## LSTM
module LSTM(clk, Of, En, Ci, Cip, In, Ui, Uf, Uk, Uo, Wi, Wk, Wf, Wo, Vo, Bi, Bo, Bf, Bk, PrevH, Cout, Hout);
 input clk, En, Cip; 
 input [7:0] In, Ci, Ui, Uf, Uk;
 input [7:0] Uo, Wi, Wk, Wf, Wo;
 input [7:0] Vo, Bi, Bo, Bf, Bk;
 input [7:0]           PrevH;
 output [7:0] Cout, Hout;
 output Of;
 wire [7:0] m1, m2, m3, m4;
 wire [7:0] m5, m7, m8;
 wire [7:0] m9, m10, m11, m12;
 wire [7:0] m13, m14, m15, m16;
 wire [7:0] i1, f1, k1, o1;
 wire [7:0] It, Ft, Kt, t1;
 wire [10:0] Cin;
 mult8 ins1(m1, In, Wi); 
 mult8 ins2(m2, PrevH, Ui);
 FA8   ins3(m1, m2, m3, Cip, Cin[0]);
 FA8   ins4(m3, Bi, i1,Cin[0], Cin[1]);
 SigmoidROM sg1(It, i1, clk, En);
 mult8 ins5(m4, In, Wf); 
 mult8 ins6(t1, In, Wf);
 FA8   ins7(t1, m4, m5, Cin[1], Cin[2]);
 FA8   ins8(t1, Bi, f1, Cin[2], Cin[3]);
 SigmoidROM sg2(Ft, f1, clk, En);
 mult8 ins9(m7, In, Wk); 
 mult8 ins10(m8, PrevH, Uk);
 FA8   ins11(m7, m8, m9, Cin[3], Cin[4]);
 FA8   ins12(m9, Bk, k1, Cin[4], Cin[5]);
 SigmoidROM sg3(Kt, k1, clk, En);
 FA8   ins13(It, Kt, m10,Cin[5], Cin[6]);
 FA8   ins14(Ft, Ci, m11, Cin[6], Cin[7]);
 FA8   ins15(m10, m11, Cout, Cin[7], Cin[8]);
 mult8 ins16(m12, In, Wo); 
 mult8 ins17(m13, PrevH, Uo);
 mult8 ins18(m14, Ci, Vo);
 FA8   ins19(m12, m13, m15, Cin[8], Cin[9]);
 FA8   ins21(m14, Bo, m16, Cin[9], Cin[10]);
 FA8   ins22(m16, m15, o1, Cin[10], Of);
 SigmoidROM sg4(Hout, o1, clk, En);
 endmodule
Size in the first run: roughly 2400 cells after synthesis, ~150 I/O pins.
clock: 31.9 ns
lec_check: 0
abc_area: 1
cap_margin: 5
cell_pad_in_sites_detail_placement: 0
cell_pad_in_sites_global_placement: 0
core_margin: 2
core_utilization: 72
cts_cluster_diameter: 42
cts_cluster_size: 15
gpl_routability_driven: 1
hold_slack_margin: -0.07
max_routing_layer: met4
min_routing_layer: met1
place_density_lb_addon: 0.28
setup_slack_margin: -1.43
slew_margin: 30
run.sh (not shown) runs the stock make flow with config.mk's settings and CLKGATE_MAP_FILE=.
The starting point finished but failed the layout checks on negative setup slack.
Then changed:
==> flow/config.mk (replaced) <==
export PLATFORM = sky130hd
export DESIGN_NAME = LSTM
export DESIGN_NICKNAME = LSTM
export VERILOG_FILES = /design/flow/design.v
export SDC_FILE = /design/flow/constraint.sdc
export NUM_CORES = 4
export LEC_CHECK = 0
export CAP_MARGIN = 20
export CORE_MARGIN = 2
export CORE_UTILIZATION = 72
export PLACE_DENSITY = 0.81
export SLEW_MARGIN = 20
==> flow/constraint.sdc (replaced) <==
create_clock -name core_clock -period 40.6 [get_ports {clk}]
set_input_delay 8.1200 -clock core_clock [delete_from_list [all_inputs] [get_ports {clk}]]
set_output_delay 8.1200 -clock core_clock [all_outputs]
set_load 0.01 [all_outputs]
The new run produced a layout that fails on negative setup slack. Worst hold slack gets better by 0.0057 ns. Area after synthesis drops by 8.1%. Clock-buffer cell count stays the same. Final area drops by 8.9%. Routed wire length drops by 17%. Clock skew is about the same.
Then changed:
--- a/flow/config.mk
+++ b/flow/config.mk
@@ -7,0 +8 @@
+export ABC_AREA = 1
@@ -10,0 +12 @@
+export CTS_CLUSTER_DIAMETER = 236
==> flow/constraint.sdc (replaced) <==
create_clock -name core_clock -period 37.1 [get_ports {clk}]
set_input_delay 7.4200 -clock core_clock [delete_from_list [all_inputs] [get_ports {clk}]]
set_output_delay 7.4200 -clock core_clock [all_outputs]
set_load 0.01 [all_outputs]
Effect: The changed run completed, yet does not pass: negative setup slack; synthesized cell count grows by 35%; register-to-register slack degrades by 3.3 ns; global-route usage climbs by 0.63 points; setup slack degrades by 1.6 ns; final area increases by 9.2%; count of clock-buffer cells in the layout does not change; area after synthesis came out higher by 8.8%; routed wire length came out higher by 12%.
Then changed:
--- a/flow/config.mk
+++ b/flow/config.mk
@@ -12,2 +12,2 @@
-export CTS_CLUSTER_DIAMETER = 236
-export PLACE_DENSITY = 0.81
+export CTS_CLUSTER_DIAMETER = 373
+export CTS_CLUSTER_SIZE = 99
@@ -14,0 +15 @@
+export TNS_END_PERCENT = 5
==> flow/constraint.sdc (replaced) <==
create_clock -name core_clock -period 16.7 [get_ports {clk}]
set_input_delay 3.3400 -clock core_clock [delete_from_list [all_inputs] [get_ports {clk}]]
set_output_delay 3.3400 -clock core_clock [all_outputs]
set_load 0.01 [all_outputs]
=> The changed run finished but failed the layout checks on negative setup slack. Design area climbs by 2.4%. Wire length climbs by 6.3%. Sequential share of layout area barely changes. Area after synthesis stays the same. Worst setup slack gets worse by 13 ns. Die area is unchanged. Via count climbs by 2.1%. Non-clock buffer count climbs by 70. Clock skew drops by 0.0072 ns.

Starting RTL as in the previous note.
Settings: LEC_CHECK=0, ABC_AREA=1, CAP_MARGIN=20, CORE_MARGIN=2, CORE_UTILIZATION=71, CTS_CLUSTER_DIAMETER=235, CTS_CLUSTER_SIZE=72, HOLD_SLACK_MARGIN=-0.08, MAX_ROUTING_LAYER=met4, PLACE_DENSITY=0.37, SETUP_SLACK_MARGIN=5.0, SLEW_MARGIN=20, TNS_END_PERCENT=5; clock period 25.5 ns.
The first run produced a layout that fails on setup timing.
Rerun with:
- CORE_UTILIZATION: 71 -> 68
- CTS_CLUSTER_DIAMETER: 235 -> default
- CTS_CLUSTER_SIZE: 72 -> default
- HOLD_SLACK_MARGIN: -0.08 -> default
- MAX_ROUTING_LAYER: met4 -> default
- PLACE_DENSITY: 0.37 -> default
- SETUP_SLACK_MARGIN: 5.0 -> default
- TNS_END_PERCENT: 5 -> default
- clock period: 25.5 -> 34.6 ns (I/O delays scaled with it)
Outcome: The new run reached the layout checks and failed them: setup timing. Flip-flop count is unchanged. Final area is about the same. Clock skew stays flat. Final cell count is about the same. Utilization fell by 3.1 points. First-iteration DRC count fell by 15%. Die size rose by 4.3%.
Rerun with:
- CTS_CLUSTER_SIZE: default -> 97
- PLACE_DENSITY: default -> 0.37
- TNS_END_PERCENT: default -> 15
- clock period: 34.6 -> 30.2 ns (I/O delays scaled with it)
Result:
- The new run completed, yet does not pass: setup timing
- flip-flop count is unchanged
- non-clock buffer count came out lower by 5
Rerun with:
- ABC_AREA: 1 -> default
- CORE_UTILIZATION: 68 -> 36
- CTS_CLUSTER_SIZE: 97 -> default
- PLACE_DENSITY: 0.37 -> default
- TNS_END_PERCENT: 15 -> default
- clock period: 30.2 -> 44.2 ns (I/O delays scaled with it)
What happened: The new run went through all stages and came out clean. Worst setup slack gets better by 7.6 ns. Die size rises by 72%. Synthesized cell count falls by 26%.

LSTM again, from the RTL that the note above started with.
make LEC_CHECK=0 ABC_AREA=1 CAP_MARGIN=20 CELL_PAD_IN_SITES_DETAIL_PLACEMENT=0 CELL_PAD_IN_SITES_GLOBAL_PLACEMENT=1 CORE_MARGIN=2 CORE_UTILIZATION=57 CTS_CLUSTER_DIAMETER=360 CTS_CLUSTER_SIZE=15 GPL_ROUTABILITY_DRIVEN=1 HOLD_SLACK_MARGIN=-0.07 MIN_ROUTING_LAYER=met1 SLEW_MARGIN=20 finish   # period 36.6 ns
The first run finished but fails on negative setup slack.
Then changed:
==> flow/config.mk (replaced) <==
export PLATFORM = sky130hd
export DESIGN_NAME = LSTM
export DESIGN_NICKNAME = LSTM
export VERILOG_FILES = /design/flow/design.v
export SDC_FILE = /design/flow/constraint.sdc
export NUM_CORES = 4
export LEC_CHECK = 0
export CAP_MARGIN = 20
export CORE_MARGIN = 2
export CORE_UTILIZATION = 40
export SLEW_MARGIN = 20
==> flow/constraint.sdc (replaced) <==
create_clock -name core_clock -period 44.2 [get_ports {clk}]
set_input_delay 8.8400 -clock core_clock [delete_from_list [all_inputs] [get_ports {clk}]]
set_output_delay 8.8400 -clock core_clock [all_outputs]
set_load 0.01 [all_outputs]
Outcome:
- The new run ran to the end with no violations
- setup slack is better by 3.9 ns
- count of clock-buffer cells in the layout decreases by 1
- clock skew hardly moves
- cell area shrinks by about 8%
- die size climbs by 30%
- non-clock buffer count decreases by 80
- core utilization went down by 20 points
- area after synthesis went down by 8.1%
- critical path depth went down by 1
Then changed:
==> flow/constraint.sdc (replaced) <==
create_clock -name core_clock -period 45.0 [get_ports {clk}]
set_input_delay 9.0000 -clock core_clock [delete_from_list [all_inputs] [get_ports {clk}]]
set_output_delay 9.0000 -clock core_clock [all_outputs]
set_load 0.01 [all_outputs]
Worst setup slack gets better by 0.16 ns.
Design area barely changes.
Hold slack improved by 0.0039 ns.
First-iteration DRC count came out higher by roughly a tenth.
Sequential share of layout area stays flat.
Synthesized area does not change.
Via count went up slightly.
Then changed:
--- a/flow/config.mk
+++ b/flow/config.mk
@@ -9,3 +9,4 @@
 export CORE_MARGIN = 2
 export CORE_UTILIZATION = 40
+export SETUP_SLACK_MARGIN = 2.05
 export SLEW_MARGIN = 20
==> flow/constraint.sdc (replaced) <==
create_clock -name core_clock -period 44.2 [get_ports {clk}]
set_input_delay 8.8400 -clock core_clock [delete_from_list [all_inputs] [get_ports {clk}]]
set_output_delay 8.8400 -clock core_clock [all_outputs]
set_load 0.01 [all_outputs]
After rerunning:
- The new run produced a clean layout
- global-route usage came out lower by 0.35 points
- hold slack is worse by 0.023 ns
- cell area shrinks slightly
- worst setup slack improves by 0.17 ns
- wire length came out lower slightly
- count of clock-buffer cells in the layout falls by 3
- critical path depth is unchanged
- sequential share of layout area stays flat
- non-clock buffer count decreases by 27
Then changed:
--- a/flow/config.mk
+++ b/flow/config.mk
@@ -8,5 +8,6 @@
 export CAP_MARGIN = 20
 export CORE_MARGIN = 2
-export CORE_UTILIZATION = 40
-export SETUP_SLACK_MARGIN = 2.05
+export CORE_UTILIZATION = 68
+export CTS_CLUSTER_SIZE = 97
+export PLACE_DENSITY = 0.37
 export SLEW_MARGIN = 20
==> flow/constraint.sdc (replaced) <==
create_clock -name core_clock -period 41.1 [get_ports {clk}]
set_input_delay 8.2200 -clock core_clock [delete_from_list [all_inputs] [get_ports {clk}]]
set_output_delay 8.2200 -clock core_clock [all_outputs]
set_load 0.01 [all_outputs]
The changed run produced a layout that fails on negative setup slack; clock skew is about the same; synthesized area is unchanged; worst hold slack gets better by 0.038 ns; critical path depth is lower by 1; via count goes up by a few percent; flip-flop count does not change; worst setup slack got worse by 2.2 ns; first-iteration DRC count went up by well over a third.

## run A
LSTM again, from the RTL that the note above started with.
make LEC_CHECK=0 ABC_AREA=1 CAP_MARGIN=20 CORE_MARGIN=2 CORE_UTILIZATION=68 CTS_CLUSTER_DIAMETER=346 CTS_CLUSTER_SIZE=97 PLACE_DENSITY=0.37 SETUP_SLACK_MARGIN=-2.0 SLEW_MARGIN=20 TNS_END_PERCENT=15 finish   # period 24.9 ns
[flow] run A | stages: complete | final checks: fail | reason: negative setup slack
[inputs] run B vs run A
- CORE_UTILIZATION changed from 68 to 60
- SETUP_SLACK_MARGIN removed (was -2.0)
- CTS_CLUSTER_DIAMETER removed (was 346)
- ABC_AREA removed (was 1)
- PLACE_DENSITY removed (was 0.37)
- TNS_END_PERCENT removed (was 15)
- CTS_CLUSTER_SIZE removed (was 97)
- the clock period (ns, I/O delays scaled along) changed from 24.9 to 20.1
### Flow results
- Of run B and run A, run A shows the lower number of buffers added for setup after CTS, with run B above it.
- For instance tally after logic synthesis, dividing the value from run B by the value from run A gives 0.74.
- Run B: maximum number of pins on one net before global-route repair is 22% higher than what run A reported.
- Going from run A to run B, number of global-route vias before repair now sits lower, via count of the routed design lower, total length of routed met2 wires fell about 15%.
- Worst setup slack for run B: 2.76 ns down relative to run A
- Sequential share of layout area (lower): run A
- The final report for run B shows a completed flow and a layout that fails verification, specifically negative setup slack.
- Wire length in run B is 5.8 mm below run A.

## raven
Starting RTL as in the previous note.
==> flow/design.v (excerpt) <==
module LSTM(clk, Of, En, Ci, Cip, In, Ui, Uf, Uk, Uo, Wi, Wk, Wf, Wo, Vo, Bi, Bo, Bf, Bk, PrevH, Cout, Hout);
 input clk, En, Cip; 
 input [7:0] In, Ci, Ui, Uf, Uk;
 input [7:0] Uo, Wi, Wk, Wf, Wo;
 input [7:0] Vo, Bi, Bo, Bf, Bk;
 input [7:0]           PrevH;
 output [7:0] Cout, Hout;
 output Of;
 wire [7:0] m1, m2, m3, m4;
 wire [7:0] m5, m7, m8;
 wire [7:0] m9, m10, m11, m12;
 wire [7:0] m13, m14, m15, m16;
 wire [7:0] i1, f1, k1, o1;
 wire [7:0] It, Ft, Kt, t1;
 wire [10:0] Cin;
 mult8 ins1(m1, In, Wi); 
 mult8 ins2(m2, PrevH, Ui);
 FA8   ins3(m1, m2, m3, Cip, Cin[0]);
 FA8   ins4(m3, Bi, i1,Cin[0], Cin[1]);
 SigmoidROM sg1(It, i1, clk, En);
 mult8 ins5(m4, In, Wf); 
 mult8 ins6(t1, In, Wf);
 FA8   ins7(t1, m4, m5, Cin[1], Cin[2]);
 FA8   ins8(t1, Bi, f1, Cin[2], Cin[3]);
 SigmoidROM sg2(Ft, f1, clk, En);
 mult8 ins9(m7, In, Wk); 
 mult8 ins10(m8, PrevH, Uk);
 FA8   ins11(m7, m8, m9, Cin[3], Cin[4]);
 FA8   ins12(m9, Bk, k1, Cin[4], Cin[5]);
 SigmoidROM sg3(Kt, k1, clk, En);
 FA8   ins13(It, Kt, m10,Cin[5], Cin[6]);
 FA8   ins14(Ft, Ci, m11, Cin[6], Cin[7]);
 FA8   ins15(m10, m11, Cout, Cin[7], Cin[8]);
 mult8 ins16(m12, In, Wo); 
 mult8 ins17(m13, PrevH, Uo);
 mult8 ins18(m14, Ci, Vo);
 FA8   ins19(m12, m13, m15, Cin[8], Cin[9]);
  ...
==> flow/config.mk <==
export PLATFORM = sky130hd
export DESIGN_NAME = LSTM
export DESIGN_NICKNAME = LSTM
export VERILOG_FILES = /design/flow/design.v
export SDC_FILE = /design/flow/constraint.sdc
export NUM_CORES = 4
export LEC_CHECK = 0
export ABC_AREA = 1
export CAP_MARGIN = 5
export CELL_PAD_IN_SITES_DETAIL_PLACEMENT = 0
export CELL_PAD_IN_SITES_GLOBAL_PLACEMENT = 0
export CORE_MARGIN = 2
export CORE_UTILIZATION = 72
export CTS_CLUSTER_DIAMETER = 42
export CTS_CLUSTER_SIZE = 15
export GPL_ROUTABILITY_DRIVEN = 1
export HOLD_SLACK_MARGIN = -0.1
export MAX_ROUTING_LAYER = met4
export MIN_ROUTING_LAYER = met1
export PLACE_DENSITY_LB_ADDON = 0.28
export SETUP_SLACK_MARGIN = -1.43
export SLEW_MARGIN = 30
==> flow/constraint.sdc <==
create_clock -name core_clock -period 31.9 [get_ports {clk}]
set_input_delay 6.3800 -clock core_clock [delete_from_list [all_inputs] [get_ports {clk}]]
set_output_delay 6.3800 -clock core_clock [all_outputs]
set_load 0.01 [all_outputs]
Final checks on raven, whose flow otherwise completed, came back failing, citing negative setup slack.
The following lists how yarrow was set up differently from raven:
- clearing PLACE_DENSITY_LB_ADDON, which used to be 0.28
- swapping -0.1 for -0.07 in HOLD_SLACK_MARGIN
- swapping 72 for 71 in CORE_UTILIZATION
- swapping 42 for 360 in CTS_CLUSTER_DIAMETER
==> comparison <==
- raven: flow complete, layout not clean; failing: negative setup slack
- yarrow -> stages 100% | layout checks FAIL | negative setup slack
- Between yarrow and raven, it is yarrow whose worst setup margin is lower, by 270 ps.
- Total cell area at the placement stage: raven vs yarrow, no meaningful difference
- On shortest period the worst path allows, the higher figure sits with yarrow, not raven.
- Delta (yarrow minus raven): routed wire length on met3 lost 760 um; layout buffer count excluding clock buffers picked up an extra 6; routability congestion estimate from global placement lost about 6.5%.
- Summary — register-to-register slack, yarrow relative to raven: lower, by 150 ps.
- Between raven and yarrow, overall fraction of global-route tracks in use is lower for yarrow, raven comes in above that.
- Sort raven and yarrow by wire length per cell after detailed routing, ascending, and yarrow comes first.
--- input diff yarrow..zinc ---
- SETUP_SLACK_MARGIN no longer set, was -1.43
- CELL_PAD_IN_SITES_GLOBAL_PLACEMENT now 2, was 0
- SLEW_MARGIN now 20, was 30
- CTS_CLUSTER_SIZE now 70, was 15
- CORE_UTILIZATION now 66, was 71
- CTS_CLUSTER_DIAMETER now 368, was 360
- CAP_MARGIN now 20, was 5
- MAX_ROUTING_LAYER no longer set, was met4
- the clock period (ns, I/O delays scaled along) now 90.9, was 31.9
==> results <==
Run status, zinc: aborted in global placement without I/O (3_1_place_gp_skip_io), error GPL-0301
From zinc to yarrow, count of flip-flops with a built-in enable after synthesis did not move at all.
Placeable core area was lower in the run labelled yarrow.
Per the comparison of zinc with yarrow, chip height +about 3.6%, synthesized netlist cell count ~0 delta, simple-gate area share of the yosys netlist ~0 delta, sequential share of the synthesized area ~0 delta.
The lower effective utilization at floorplan of zinc and yarrow is in zinc.
Going from yarrow to zinc, number of rows in the core area went up by 3.6%; die area went up by 1900 um^2; chip width went up by about 3.6%.
diff inputs: zinc => violet
- swapping 2 for 1 in CELL_PAD_IN_SITES_GLOBAL_PLACEMENT
- swapping 66 for 51 in CORE_UTILIZATION
- swapping 90.9 for 37.1 in the clock period (ns, I/O delays scaled along)
Results
Compared with zinc, in violet die outline area rose 7800 um^2, adder and majority cell fraction of the synthesized area closely matched the old numbers.
violet: all stages done; final checks FAILED (negative setup slack).
Floorplan core area up 32% in violet wrt zinc
